==> run a: inputs <==
## milestone1
module milestone1 (
		input logic clock,                    
		input logic Resetn,
		input logic Enable,
		output	logic [17:0] SRAM_address,
		output 	logic [15:0] SRAM_write_data,
		output	logic SRAM_we_n,
		input		logic [15:0] SRAM_read_data,
		output   logic M1_end
);
logic SRAM_ready;
M1_state_type state;
logic [17:0] U_address; 
logic [17:0] V_address;
logic [17:0] Y_address;
logic [17:0] RGB_address;
logic [63:0] U_values;  
logic [63:0] V_values; 
logic [31:0] Y_values;  
logic [63:0] temp_U;  
logic [63:0] temp_V;  
logic [31:0] temp_prime;  
logic [7:0] Uprime_values;  
logic [7:0] Vprime_values;  
logic [31:0] RGB_values;  
logic [7:0] redo, rede, greeno, greene, blueo, bluee;  
logic [31:0] red_calc, green_calc, blue_calc;  
logic [31:0] Uprime_odd;  
logic [31:0] Vprime_odd;  
logic FC_check;  
logic [7:0] some_counter;  
logic [7:0] pic_end;  
logic [31:0] mult_op1, mult_op2, mult_op3, mult_op4, mult_op5, mult_op6, Mult_result1, Mult_result2, Mult_result3;  
logic [63:0] Mult_result1_long, Mult_result2_long, Mult_result3_long;  
always_ff @(posedge clock or negedge Resetn) begin
	if (~Resetn) begin
		state <= S_M1_IDLE;
		SRAM_address <= 18'h00000;
		SRAM_write_data <= 16'h0000;
		SRAM_we_n <= 1'b1;
		U_address <= 18'd38400; 
		V_address <= 18'd57600;
  ...
==> flow/config.mk <==
export PLATFORM = sky130hd
export DESIGN_NAME = milestone1
export DESIGN_NICKNAME = milestone1
export VERILOG_FILES = /design/flow/design.v
export SDC_FILE = /design/flow/constraint.sdc
export NUM_CORES = 4
export LEC_CHECK = 0
export CAP_MARGIN = 20
export CORE_MARGIN = 2
export CORE_UTILIZATION = 58
export SETUP_SLACK_MARGIN = 4.14
export SLEW_MARGIN = 20
==> flow/constraint.sdc <==
create_clock -name core_clock -period 14.4 [get_ports {clock}]
set_input_delay 2.8800 -clock core_clock [delete_from_list [all_inputs] [get_ports {clock}]]
set_output_delay 2.8800 -clock core_clock [all_outputs]
set_load 0.01 [all_outputs]
run.sh (not shown) runs the stock make flow with config.mk's settings and CLKGATE_MAP_FILE=.
==> inputs of run b, as changes to run a <==
--- a/flow/config.mk
+++ b/flow/config.mk
@@ -6,7 +6,7 @@
 export NUM_CORES = 4
 export LEC_CHECK = 0
+export ABC_AREA = 1
 export CAP_MARGIN = 20
 export CORE_MARGIN = 2
-export CORE_UTILIZATION = 58
-export SETUP_SLACK_MARGIN = 4.14
+export CORE_UTILIZATION = 70
 export SLEW_MARGIN = 20
==> flow/constraint.sdc (replaced) <==
create_clock -name core_clock -period 15.4 [get_ports {clock}]
set_input_delay 3.0800 -clock core_clock [delete_from_list [all_inputs] [get_ports {clock}]]
set_output_delay 3.0800 -clock core_clock [all_outputs]
set_load 0.01 [all_outputs]
==> summary of the runs <==
Run a finished but failed the layout checks on negative setup slack. Run b ran to the end with no violations. Of run a and run b, run b has the higher area after synthesis (gap about 4%, measured against run b). In run a the setup slack is lower than in run b, by 1.1 ns. Against run a, the global-route usage of run b is higher by 8.4 points. Between run b and run a, the lower fmax is in run a (gap 0.85%, measured against run a). Between run a and run b, the lower synthesized cell count is in run a (gap 15%, measured against run b). Final cell count: run a is smaller than run b (about 7%). Against run a, the via count of run b is larger by 11%. Between run a and run b, the lower die size is in run b (gap 16%, measured against run b). Against run a, the clock skew of run b is lower by 0.0087 ns.

* * *

==> build 7: inputs <==
Starting RTL as in the previous note.
==> flow/config.mk <==
export PLATFORM = sky130hd
export DESIGN_NAME = milestone1
export DESIGN_NICKNAME = milestone1
export VERILOG_FILES = /design/flow/design.v
export SDC_FILE = /design/flow/constraint.sdc
export NUM_CORES = 4
export LEC_CHECK = 0
export CAP_MARGIN = 20
export CORE_MARGIN = 2
export CORE_UTILIZATION = 40
export SLEW_MARGIN = 20
==> flow/constraint.sdc <==
create_clock -name core_clock -period 20.0 [get_ports {clock}]
set_input_delay 4.0000 -clock core_clock [delete_from_list [all_inputs] [get_ports {clock}]]
set_output_delay 4.0000 -clock core_clock [all_outputs]
set_load 0.01 [all_outputs]
==> inputs of build 22, as changes to build 7 <==
Settings changed: CAP_MARGIN 20 to 35, CORE_MARGIN 2 to 9, CORE_UTILIZATION 40 to 27, GPL_TIMING_DRIVEN from default to 0, MIN_ROUTING_LAYER from default to met1, PLACE_DENSITY_LB_ADDON from default to 0.25.
==> flow/constraint.sdc (replaced) <==
create_clock -name core_clock -period 21.9 [get_ports {clock}]
set_input_delay 4.3800 -clock core_clock [delete_from_list [all_inputs] [get_ports {clock}]]
set_output_delay 4.3800 -clock core_clock [all_outputs]
set_load 0.01 [all_outputs]
==> impl_metrics.sql <==
-- metrics for the results database
INSERT INTO impl_metrics (metric_group, metric, value, unit) VALUES
('outcome', 'outcome', 'finished clean', ''),
('final_layout', 'clk_share', '0.0232', ''),
('worst_setup_path', 'r2r_setup_slack', '1.93', 'ns'),
('worst_setup_path', 'worstPathRequired', '22.39', 'ns'),
('drt', 'wirelength_met1', '115', 'mm'),
('worst_setup_path', 'crit_path_top_delay_cell', 'sky130_fd_sc_hd__xor2_1', ''),
('drt', 'route.vias.total', '53900', '');
(the above is from build 22)
==> impl_metrics.sql <==
-- metrics for the results database
INSERT INTO impl_metrics (metric_group, metric, value, unit) VALUES
('outcome', 'outcome', 'finished clean', ''),
('worst_setup_path', 'r2r_setup_slack', '1.99', 'ns'),
('drt', 'wirelength_met1', '98.0', 'mm'),
('final_layout', 'clk_share', '0.0271', ''),
('clocking', 'postCtsResizedCells', '0', ''),
('worst_setup_path', 'crit_path_top_delay_cell', 'sky130_fd_sc_hd__or4_1', ''),
('global_routing', 'antenna_violations_before_repair', '1', ''),
('logic_synthesis', 'common_cells', 'sky130_fd_sc_hd__inv_1, sky130_fd_sc_hd__fa_1, sky130_fd_sc_hd__nand2_1, sky130_fd_sc_hd__ha_1, sky130_fd_sc_hd__nor2_1', ''),
('worst_setup_path', 'worstPathRequired', '20.51', 'ns'),
('drt', 'ant_nets', '0', ''),
('logic_synthesis', 'post_synth_tally_of_flip_flops_with_integrated_enable', '0', ''),
('drt', 'route.vias.total', '52900', ''),
('logic_synthesis', 'synth_top_cell_by_count', 'sky130_fd_sc_hd__inv_1', ''),
('final_layout', 'areaGrowthSynthToFinish', '7.67', '%');
(the above is from build 7)

* * *

==> inputs of v10 <==
milestone1 again, from the RTL that the note above started with.
Settings: LEC_CHECK=0, ABC_AREA=1, CAP_MARGIN=20, CORE_ASPECT_RATIO=1.71, CORE_MARGIN=2, CORE_UTILIZATION=72, CTS_CLUSTER_DIAMETER=243, CTS_CLUSTER_SIZE=72, MAX_ROUTING_LAYER=met4, PLACE_DENSITY_LB_ADDON=0.04, SETUP_SLACK_MARGIN=3.29, SLEW_MARGIN=20, TNS_END_PERCENT=5; clock period 11.1 ns.
==> v31: changes against v10 <==
ABC_AREA = unset   (was 1)
CAP_MARGIN = 40   (was 20)
CELL_PAD_IN_SITES_DETAIL_PLACEMENT = 0   (was unset)
CORE_ASPECT_RATIO = 0.54   (was 1.71)
CORE_MARGIN = 5   (was 2)
CORE_UTILIZATION = 62   (was 72)
CTS_CLUSTER_DIAMETER = 354   (was 243)
CTS_CLUSTER_SIZE = unset   (was 72)
GPL_ROUTABILITY_DRIVEN = 0   (was unset)
GPL_TIMING_DRIVEN = 1   (was unset)
MAX_ROUTING_LAYER = unset   (was met4)
PLACE_DENSITY_LB_ADDON = unset   (was 0.04)
SETUP_SLACK_MARGIN = unset   (was 3.29)
TNS_END_PERCENT = unset   (was 5)
==> flow/constraint.sdc (replaced) <==
create_clock -name core_clock -period 20.0 [get_ports {clock}]
set_input_delay 4.0000 -clock core_clock [delete_from_list [all_inputs] [get_ports {clock}]]
set_output_delay 4.0000 -clock core_clock [all_outputs]
set_load 0.01 [all_outputs]
==> v7: changes against v10 <==
CORE_ASPECT_RATIO = unset   (was 1.71)
CORE_UTILIZATION = 70   (was 72)
CTS_CLUSTER_DIAMETER = unset   (was 243)
MAX_ROUTING_LAYER = unset   (was met4)
PLACE_DENSITY_LB_ADDON = unset   (was 0.04)
SETUP_SLACK_MARGIN = -0.95   (was 3.29)
TNS_END_PERCENT = unset   (was 5)
==> flow/constraint.sdc (replaced) <==
create_clock -name core_clock -period 13.0 [get_ports {clock}]
set_input_delay 2.6000 -clock core_clock [delete_from_list [all_inputs] [get_ports {clock}]]
set_output_delay 2.6000 -clock core_clock [all_outputs]
set_load 0.01 [all_outputs]
==> comparison <==
Via count: v7 is higher than v31 (25%).
In v7 the non-clock buffer count is higher than in v31, by 716.
In v31 the setup slack is better than in v7, by 4.6 ns.
v10 aborted during 5_1_grt. v7 ran to the end with violations: negative setup slack. v31 finished with timing, DRC and antenna clean.
Final cell count: v31 is smaller than v7 (18%).
In v7 the clock-buffer cell count is higher than in v31, by 3.
In flip-flop count, v31 and v7 do not differ.
In v31 the first-iteration DRC count is smaller than in v7, by about 20%.
In synthesized cell count, v7 and v10 do not differ.
Against v31, the worst hold slack of v7 is higher by 0.033 ns.
